==> build 30: inputs <==
// DATAPATH_CON_PIPELINE
module DATAPATH_CON_PIPELINE(clk,reset,imem_addr,imem_rdata,dmem_addr,dmem_wdata,dmem_we,dmem_rdata);
input clk; 
input reset;
output [31:0] imem_addr;
input  [31:0] imem_rdata;
output [31:0] dmem_addr;
output [31:0] dmem_wdata;
output dmem_we;
input  [31:0] dmem_rdata;
wire [31:0] address_final; 
wire [31:0] Out_PC; 
wire [31:0] next_pc;
wire [31:0] Instruction; 
wire RegDst,Jump,MemtoReg,ALUsrc,RegWrite,Branch,BranchNe,ZeroExt; 
wire MemRead, MemWrite; 
wire [3:0] ALUOP;
wire [4:0] writereg;
wire [31:0] read_data1,read_data2;
wire [31:0] sign_extended;
wire [3:0] alucontrol;
wire [31:0] mux_alu;
wire [31:0] alu_result;
wire zero; 
wire [31:0] Jump_address;
wire [31:0] shift_left_branch;
wire [31:0] branch_pc;
wire [31:0] mux_branch_out;
wire [31:0] DM_mux;
wire [4:0] src_1_d_e,src_2_d_e;
wire [4:0] dest_d_e;
wire [31:0] reg1_d_e;
wire [31:0] reg2_d_e;
wire [31:0] imm_d_e;
wire branch_d_e,branchne_d_e;
wire MemtoReg_d_e,MemRead_d_e,MemWrite_d_e,RegWrite_d_e,ALUsrc_d_e;
wire [3:0] alucontrol_d_e;
wire [31:0] branch_pc_d_e;
wire [4:0] dest_e_m;
wire MemWrite_e_m,MemtoReg_e_m,RegWrite_e_m;
  ...
export LEC_CHECK = 0
export ABC_AREA = 1
export CAP_MARGIN = 25
export CELL_PAD_IN_SITES_DETAIL_PLACEMENT = 2
export CELL_PAD_IN_SITES_GLOBAL_PLACEMENT = 3
export CORE_ASPECT_RATIO = 0.6
export CORE_MARGIN = 2
export CORE_UTILIZATION = 40
export CTS_CLUSTER_DIAMETER = 307
export CTS_CLUSTER_SIZE = 17
export GPL_TIMING_DRIVEN = 0
export HOLD_SLACK_MARGIN = 0.07
export MAX_ROUTING_LAYER = met5
export MIN_ROUTING_LAYER = met2
export SLEW_MARGIN = 20
create_clock -name core_clock -period 4.41 [get_ports {clk}]
run.sh (not shown) runs the stock make flow with config.mk's settings and CLKGATE_MAP_FILE=.
==> trial 49: changes against build 30 <==
==> flow/config.mk (replaced) <==
export PLATFORM = sky130hd
export DESIGN_NAME = DATAPATH_CON_PIPELINE
export DESIGN_NICKNAME = DATAPATH_CON_PIPELINE
export VERILOG_FILES = /design/flow/design.v
export SDC_FILE = /design/flow/constraint.sdc
export NUM_CORES = 4
export LEC_CHECK = 0
export CAP_MARGIN = 20
export CORE_MARGIN = 5
export CORE_UTILIZATION = 40
export HOLD_SLACK_MARGIN = 0.3
export SLEW_MARGIN = 20
==> flow/constraint.sdc (replaced) <==
create_clock -name core_clock -period 7.5 [get_ports {clk}]
set_input_delay 1.5000 -clock core_clock [delete_from_list [all_inputs] [get_ports {clk}]]
set_output_delay 1.5000 -clock core_clock [all_outputs]
set_load 0.01 [all_outputs]
==> build 58: changes against build 30 <==
==> flow/config.mk (replaced) <==
export PLATFORM = sky130hd
export DESIGN_NAME = DATAPATH_CON_PIPELINE
export DESIGN_NICKNAME = DATAPATH_CON_PIPELINE
export VERILOG_FILES = /design/flow/design.v
export SDC_FILE = /design/flow/constraint.sdc
export NUM_CORES = 4
export LEC_CHECK = 0
export CAP_MARGIN = 20
export CORE_MARGIN = 2
export CORE_UTILIZATION = 70
export CTS_CLUSTER_SIZE = 37
export SLEW_MARGIN = 20
==> flow/constraint.sdc (replaced) <==
create_clock -name core_clock -period 4.36 [get_ports {clk}]
set_input_delay 0.8720 -clock core_clock [delete_from_list [all_inputs] [get_ports {clk}]]
set_output_delay 0.8720 -clock core_clock [all_outputs]
set_load 0.01 [all_outputs]
==> trial 54: changes against build 30 <==
==> flow/config.mk (replaced) <==
export PLATFORM = sky130hd
export DESIGN_NAME = DATAPATH_CON_PIPELINE
export DESIGN_NICKNAME = DATAPATH_CON_PIPELINE
export VERILOG_FILES = /design/flow/design.v
export SDC_FILE = /design/flow/constraint.sdc
export NUM_CORES = 4
export LEC_CHECK = 0
export CAP_MARGIN = 20
export CELL_PAD_IN_SITES_GLOBAL_PLACEMENT = 3
export CORE_ASPECT_RATIO = 1.05
export CORE_MARGIN = 2
export CORE_UTILIZATION = 30
export GPL_ROUTABILITY_DRIVEN = 0
export MAX_ROUTING_LAYER = met4
export MIN_ROUTING_LAYER = met2
export PLACE_DENSITY_LB_ADDON = 0.15
export SLEW_MARGIN = 20
==> flow/constraint.sdc (replaced) <==
create_clock -name core_clock -period 8.17 [get_ports {clk}]
set_input_delay 1.6340 -clock core_clock [delete_from_list [all_inputs] [get_ports {clk}]]
set_output_delay 1.6340 -clock core_clock [all_outputs]
set_load 0.01 [all_outputs]
==> results.yml <==
# generated from flow reports
logic_synthesis:
  syn_inst: 4620
  ys_sh_mux_pct: 23.6
  synth-simple-area-share_pct: 6.48
die:
  fp_util_pct: 70.7
  fp.dieH_um: 311
outcome:
  failed_stage: "global routing"
  outcome: "stopped before the end"
cts:
  cts_resized: 230
  postCtsSetupBuffers: 45
place:
  post-dp-hpwl_um: 141000
# the run above: build 58

==> results.yml <==
# generated from flow reports
outcome:
  outcome: "stopped before the end"
  failed_stage: "global routing"
  toolErrorMsg: "[ERROR GRT-0116] Global routing finished with congestion. Check the congestion regions in the DRC Viewer."
logic_synthesis:
  synthAdderAreaFrac_pct: 2.33
  synth-simple-area-share_pct: 16.6
  syn_inst: 8282
  async_flop_share_pct: 0
  ys_sh_mux_pct: 0
  synth.top_cells.by_count: "nand2_1, o21ai_0, edfxtp_1"
place:
  dp.cells: 10928
  post-dp-hpwl_um: 363000
cts:
  cts_resized: 317
  postCtsSetupBuffers: 55
  cts.sinks: 1338
die:
  fp.dieH_um: 329
  core-area_um2: 175000
  fp_util_pct: 40.2
# the run above: build 30

==> results.yml <==
# generated from flow reports
cts:
  cts_resized: 0
  postCtsSetupBuffers: 0
logic_synthesis:
  ys_sh_mux_pct: 23.6
  synth-simple-area-share_pct: 6.48
outcome:
  outcome: "finished clean"
die:
  fp.dieH_um: 416
job:
  warnings: 97
place:
  post-dp-hpwl_um: 123000
worst_setup_path:
  reg2reg_setup_slack_ps: 700
final_timing:
  finalCritPeriodShare_pct: 90.7
route:
  routed_wl_um: 206000
  route.detailed.drc: 0
  drt-met1-wl_um: 83900
# the run above: trial 49

==> results.yml <==
# generated from flow reports
layout:
  inverters: 132
logic_synthesis:
  syn_area_um2: 66000
  ff_type: "edfxtp_1"
  syn_inst: 4620
power:
  power.internal_mw: 12.4
  switching_power_mw: 4.85
  combPwrFrac_pct: 13.5
cts:
  postCtsHoldBufs: 0
  cts_resized: 0
  postCtsSetupBuffers: 0
worst_setup_path:
  ff2ff_path_depth: 19
die:
  nWellTaps: 2937
  fp.dieH_um: 485
  fp_util_pct: 30.2
outcome:
  outcome: "finished clean"
place:
  post-dp-hpwl_um: 149000
# the run above: trial 54

Power figures rest on the tool's default switching activity, not on a simulated workload.
